==> amber <==
==> flow/design.v <==
module values (
    input logic       clk,
    input logic       rst_n,       
    input logic       newframe,   
    input logic [5:0] pixel,       
    input logic [63:0] seed,       
    output logic [7:0] read_data,
    output logic [63:0] debug_grid  
);
    logic [63:0] current_state;
    logic [63:0] next_state;
    logic [31:0] frame_counter;    
    logic update_frame;            
    always_ff @(posedge clk) begin
        if (!rst_n) begin
            current_state <= seed;   
        end else if (newframe) begin
            current_state <= next_state;
        end
    end
    assign debug_grid = current_state;
always_comb begin 
    integer x_offset, y_offset;
    logic [5:0] neighbor_count[64];
    next_state = 64'b0;
    if (newframe) begin
        int neighbor_counter;
        logic [2:0] row;
        logic [2:0] col;
        logic is_alive;
        logic becomes_alive;
        for (int i = 0; i < 64; i++) begin
            neighbor_counter = 0;
            row = i / 8;  
            col = i % 8;   
            for (x_offset = -1; x_offset <= 1; x_offset = x_offset + 1) begin
                for (y_offset = -1; y_offset <= 1; y_offset = y_offset + 1) begin
                    if (!(x_offset == 0 && y_offset == 0)) begin
                        logic [5:0] neighbor_index;
                        logic [2:0] new_row, new_col;
                        if ((row + x_offset >= 0) && (row + x_offset < 8) &&
                            (col + y_offset >= 0) && (col + y_offset < 8)) begin
                            new_row = row + x_offset;
                            new_col = col + y_offset;
                            neighbor_index = new_row * 8 + new_col;
                            if (current_state[neighbor_index]) begin
                                neighbor_counter = neighbor_counter + 1;
                            end
                        end
                        else begin
                            neighbor_index =0;
                            new_row = 0;
                            new_col = 0;
                        end
                    end
                end
            end
            is_alive = current_state[i];
            becomes_alive = (is_alive && (neighbor_counter == 2 || neighbor_counter == 3)) ||
                (!is_alive && (neighbor_counter == 3));
            next_state[i] = becomes_alive;
        end
    end
    else begin
        next_state = current_state;  
        x_offset = 0;
        y_offset = 0;
    end
end
always_comb begin
    if (current_state[pixel]) begin
        read_data = 8'hFF;  
    end else begin
        read_data = 8'h00;  
    end
end
endmodule
module ws2812b(
    input logic clk, 
    input logic rst_n,
    input logic serial_in, 
    input logic transmit, 
    output logic ws2812b_out, 
    output logic shift
);
    localparam IDLE = 1'b0;  
    localparam TRANSMITTING = 1'b1;
    localparam T0_CYCLE_COUNT = 4'd5;
    localparam T1_CYCLE_COUNT = 4'd10;
    localparam MAX_CYCLE_COUNT = 4'd15;
    logic state;
    logic [3:0] cycle_count;
    logic bit_being_sent;
    always_ff @(posedge clk) begin
        if (!rst_n) begin
            state <= IDLE;
            cycle_count <= 4'd0;
            bit_being_sent <= 1'b0;
        end else
        unique case (state)
            IDLE:
                if (transmit == 1'b1) begin
                    state <= TRANSMITTING;  
                    cycle_count <= 4'd0;  
                    bit_being_sent <= serial_in;
                end
            TRANSMITTING:  
                if (transmit == 1'b0) begin
                    state <= IDLE;  
                end
                else if (cycle_count == MAX_CYCLE_COUNT - 1) begin  
                    cycle_count <= 4'd0;
                    bit_being_sent <= serial_in;
                end
                else begin
                    cycle_count <= cycle_count + 1;
                end
        endcase
    end
    always_comb begin
        if (state == TRANSMITTING)
            if (bit_being_sent == 1'b0)  
                ws2812b_out = (cycle_count < T0_CYCLE_COUNT);  
            else
                ws2812b_out = (cycle_count < T1_CYCLE_COUNT);  
        else
            ws2812b_out = 1'b0;  
    end
    assign shift = (state == TRANSMITTING) && (cycle_count == 4'd0);  
endmodule
module controller (
    input logic clk, 
    input logic rst_n,
    output logic load_sreg, 
    output logic transmit_pixel, 
    output logic [5:0] pixel, 
    output logic newframe
);
    localparam TRANSMIT_FRAME       = 1'b0;
    localparam IDLE                 = 1'b1;
    localparam [2:0] READ_CH_VALS   = 3'b001;
    localparam [2:0] LOAD_SREG      = 3'b010;
    localparam [2:0] TRANSMIT_PIXEL = 3'b100;
    localparam [8:0] TRANSMIT_CYCLES    = 9'd360;        
    localparam [19:0] IDLE_CYCLES       = 20'd3600;      
    logic state;
    logic next_state;
    logic [2:0] transmit_phase;
    logic [2:0] next_transmit_phase;
    logic [5:0] pixel_counter;
    logic [5:0] frame_counter;  
    logic [8:0] transmit_counter;
    logic [19:0] idle_counter;
    logic transmit_pixel_done;
    logic idle_done;
    assign transmit_pixel_done = (transmit_counter == TRANSMIT_CYCLES - 1);
    assign idle_done = (idle_counter == IDLE_CYCLES - 1);
    always_ff @(posedge clk) begin
        if (!rst_n) begin
            state <= TRANSMIT_FRAME;
            transmit_phase <= READ_CH_VALS;
        end else begin
            state <= next_state;
            transmit_phase <= next_transmit_phase;
        end
    end
    always_comb begin
        next_state = 1'bx;
        unique case (state)
            TRANSMIT_FRAME:
                if ((pixel_counter == 6'd0) && (transmit_pixel_done))
                    next_state = IDLE;
                else
                    next_state = TRANSMIT_FRAME;
            IDLE:
                if (idle_done)
                    next_state = TRANSMIT_FRAME;
                else
                    next_state = IDLE;
        endcase
    end
    always_comb begin
        next_transmit_phase = READ_CH_VALS;
        if (state == TRANSMIT_FRAME) begin
            case (transmit_phase)
                READ_CH_VALS:
                    next_transmit_phase = LOAD_SREG;
                LOAD_SREG:
                    next_transmit_phase = TRANSMIT_PIXEL;
                TRANSMIT_PIXEL:
                    next_transmit_phase = transmit_pixel_done ? READ_CH_VALS : TRANSMIT_PIXEL;
            endcase
        end
    end
    always_ff @(posedge clk) begin
        if (!rst_n) begin
            pixel_counter <= 6'd63;
        end else if ((state == TRANSMIT_FRAME) && transmit_pixel_done) begin
            pixel_counter <= pixel_counter - 1;
        end
    end
    always_ff @(posedge clk) begin
        if (!rst_n) begin
            newframe <= 1'b0;
            frame_counter <= 6'd0;
        end else if (idle_done) begin
            if (frame_counter == 6'd1) begin
                newframe <= 1'b1;
                frame_counter <= 6'd0;
            end else begin
                newframe <= 1'b0;
                frame_counter <= frame_counter + 6'd1;
            end
        end else begin
            newframe <= 1'b0;
        end
    end
    always_ff @(posedge clk) begin
        if (!rst_n) begin
            transmit_counter <= 9'd0;
        end else if (transmit_phase == TRANSMIT_PIXEL) begin
            transmit_counter <= transmit_counter + 1;
        end
        else begin
            transmit_counter <= 9'd0;
        end
    end
    always_ff @(posedge clk) begin
        if (!rst_n) begin
            idle_counter <= 20'd0;
        end else if (state == IDLE) begin
            idle_counter <= idle_counter + 1;
        end
        else begin
            idle_counter <= 20'd0;
        end
    end
    assign pixel = pixel_counter;
    assign load_sreg = (transmit_phase == LOAD_SREG);
    assign transmit_pixel = (transmit_phase == TRANSMIT_PIXEL);
endmodule
module top(
    input logic     clk, 
    input logic     SW, 
    input logic     BOOT, 
    input logic [63:0] seed,
    output logic    _48b, 
    output logic    _45a
);
    logic [7:0] read_data;
    logic [5:0] pixel;
    logic newframe; 
    logic [23:0] shift_reg;  
    logic load_sreg;
    logic transmit_pixel;
    logic shift; 
    logic ws2812b_out;
    logic [63:0] pixel_control;
    logic [63:0] next_pixel_control;  
    logic [5:0] pixel_index;  
    logic [1:0] flipper;  
    values u1 (
        .clk         (clk), 
        .rst_n       (SW),  
        .newframe    (newframe), 
        .pixel        (pixel),
        .seed        (seed),
        .read_data     (read_data),
        .debug_grid  ()
    );
    ws2812b u4 (  
        .clk            (clk), 
        .rst_n          (SW),
        .serial_in      (shift_reg[23]),  
        .transmit       (transmit_pixel),  
        .ws2812b_out    (ws2812b_out), 
        .shift          (shift)
    );
    controller u5 (
        .clk            (clk), 
        .rst_n          (SW),
        .load_sreg      (load_sreg), 
        .transmit_pixel (transmit_pixel), 
        .pixel          (pixel),  
        .newframe          (newframe)  
    );
    always_ff @(posedge clk) begin
        if (!SW) begin
            flipper = 2'b00;
            shift_reg <= 24'd0;
        end else begin
        if(newframe) begin
            flipper = flipper + 1;
            if (flipper == 2'b11) begin
                flipper = 2'b00;
            end
        end
        if (load_sreg) begin  
            unique case (flipper)
                2'b00:
                    shift_reg <= { read_data, 16'd0 };
                2'b01:
                    shift_reg <= { 8'd0, read_data, 8'd0 };
                2'b10:
                    shift_reg <= { 16'd0, read_data };
                2'b11:  
                    shift_reg <= { 16'd0, read_data };
            endcase
        end
        else if (shift) begin
            shift_reg <= { shift_reg[22:0], 1'b0 }; 
        end
        end
    end
    assign _48b = ws2812b_out;  
    assign _45a = ~ws2812b_out;  
endmodule
==> flow/run.sh <==
#!/bin/bash
# the make line also repeats each setting of config.mk as NAME=value (left out here)
make -C /OpenROAD-flow-scripts/flow DESIGN_CONFIG=/design/flow/config.mk WORK_HOME=/design/flow/orfs CLKGATE_MAP_FILE= finish
==> flow/config.mk <==
export PLATFORM = sky130hd
export DESIGN_NAME = top
export DESIGN_NICKNAME = top
export VERILOG_FILES = /design/flow/design.v
export SDC_FILE = /design/flow/constraint.sdc
export NUM_CORES = 4
export LEC_CHECK = 0
export CAP_MARGIN = 20
export CELL_PAD_IN_SITES_DETAIL_PLACEMENT = 1
export CORE_MARGIN = 10
export CORE_UTILIZATION = 40
export CTS_CLUSTER_DIAMETER = 227
export CTS_CLUSTER_SIZE = 43
export GPL_ROUTABILITY_DRIVEN = 0
export GPL_TIMING_DRIVEN = 0
export HOLD_SLACK_MARGIN = 0.21
export MAX_ROUTING_LAYER = met5
export SETUP_SLACK_MARGIN = -0.32
export SLEW_MARGIN = 20
export TNS_END_PERCENT = 50
==> flow/constraint.sdc <==
create_clock -name core_clock -period 10.0 [get_ports {clk}]
set_input_delay 2.0000 -clock core_clock [delete_from_list [all_inputs] [get_ports {clk}]]
set_output_delay 2.0000 -clock core_clock [all_outputs]
set_load 0.01 [all_outputs]
==> ember (differences from amber) <==
==> flow/config.mk (replaced) <==
export PLATFORM = sky130hd
export DESIGN_NAME = top
export DESIGN_NICKNAME = top
export VERILOG_FILES = /design/flow/design.v
export SDC_FILE = /design/flow/constraint.sdc
export NUM_CORES = 4
export LEC_CHECK = 0
export CAP_MARGIN = 20
export CORE_MARGIN = 2
export CORE_UTILIZATION = 72
export PLACE_DENSITY = 0.65
export SETUP_SLACK_MARGIN = -0.29
export SLEW_MARGIN = 5
export TNS_END_PERCENT = 5
==> flow/constraint.sdc (replaced) <==
create_clock -name core_clock -period 4.02 [get_ports {clk}]
set_input_delay 0.8040 -clock core_clock [delete_from_list [all_inputs] [get_ports {clk}]]
set_output_delay 0.8040 -clock core_clock [all_outputs]
set_load 0.01 [all_outputs]
==> onyx (differences from amber) <==
==> flow/config.mk (replaced) <==
export PLATFORM = sky130hd
export DESIGN_NAME = top
export DESIGN_NICKNAME = top
export VERILOG_FILES = /design/flow/design.v
export SDC_FILE = /design/flow/constraint.sdc
export NUM_CORES = 4
export LEC_CHECK = 0
export CAP_MARGIN = 20
export CELL_PAD_IN_SITES_DETAIL_PLACEMENT = 0
export CORE_ASPECT_RATIO = 1.56
export CORE_MARGIN = 2
export CORE_UTILIZATION = 72
export CTS_CLUSTER_SIZE = 29
export GPL_TIMING_DRIVEN = 1
export MIN_ROUTING_LAYER = met1
export PLACE_DENSITY = 0.67
export SLEW_MARGIN = 0
==> flow/constraint.sdc (replaced) <==
create_clock -name core_clock -period 7.4 [get_ports {clk}]
set_input_delay 1.4800 -clock core_clock [delete_from_list [all_inputs] [get_ports {clk}]]
set_output_delay 1.4800 -clock core_clock [all_outputs]
set_load 0.01 [all_outputs]
==> summary of the runs <==
Synthesized cell count is the same in ember and onyx.
The highest die area belongs to amber, the lowest to ember.
Non-clock buffer count: onyx is lower than amber (138).
Wire length, highest first: amber, ember, onyx.
amber finished clean. ember finished but fails on negative setup slack. onyx finished clean.
In count of clock-buffer cells in the layout, ember and amber do not differ.
==> figures <==
| item | ember | onyx | amber |
|---|---|---|---|
| Clock latency at the later pin of the worst-skew pair | 0.49 ns | 0.46 ns | 0.53 ns |
| Placed Area | 30800 sq um | 27200 sq um | 28300 sq um |
| Setup tns final | -12.46 ns | 0 ns | 0 ns |
| Met1 usage in global routing | 44.4% | 36.1% | 27.6% |
| Sequential share of cell area | 10.6% | 12.5% | 12.1% |
| Fraction of standard cell area in multi-input logic | 68.7% | 76.7% | 73.9% |
| Crit-path max FO | 4 | 16 | 10 |
| Crit path to | u1.current_state[26]$_DFFE_PP_ | u1.current_state[18]$_DFFE_PP_ | u1.current_state[18]$_DFFE_PP_ |
| Result of the run | finished with violations | finished clean | finished clean |
| Violated checks | negative setup slack | - | - |
| Estimated wirelength of the detail-placed design | 56.3 mm | 48.0 mm | 66.9 mm |
| Data-path buffer share of cell area in the final layout | 14.7% | 3.53% | 5.39% |
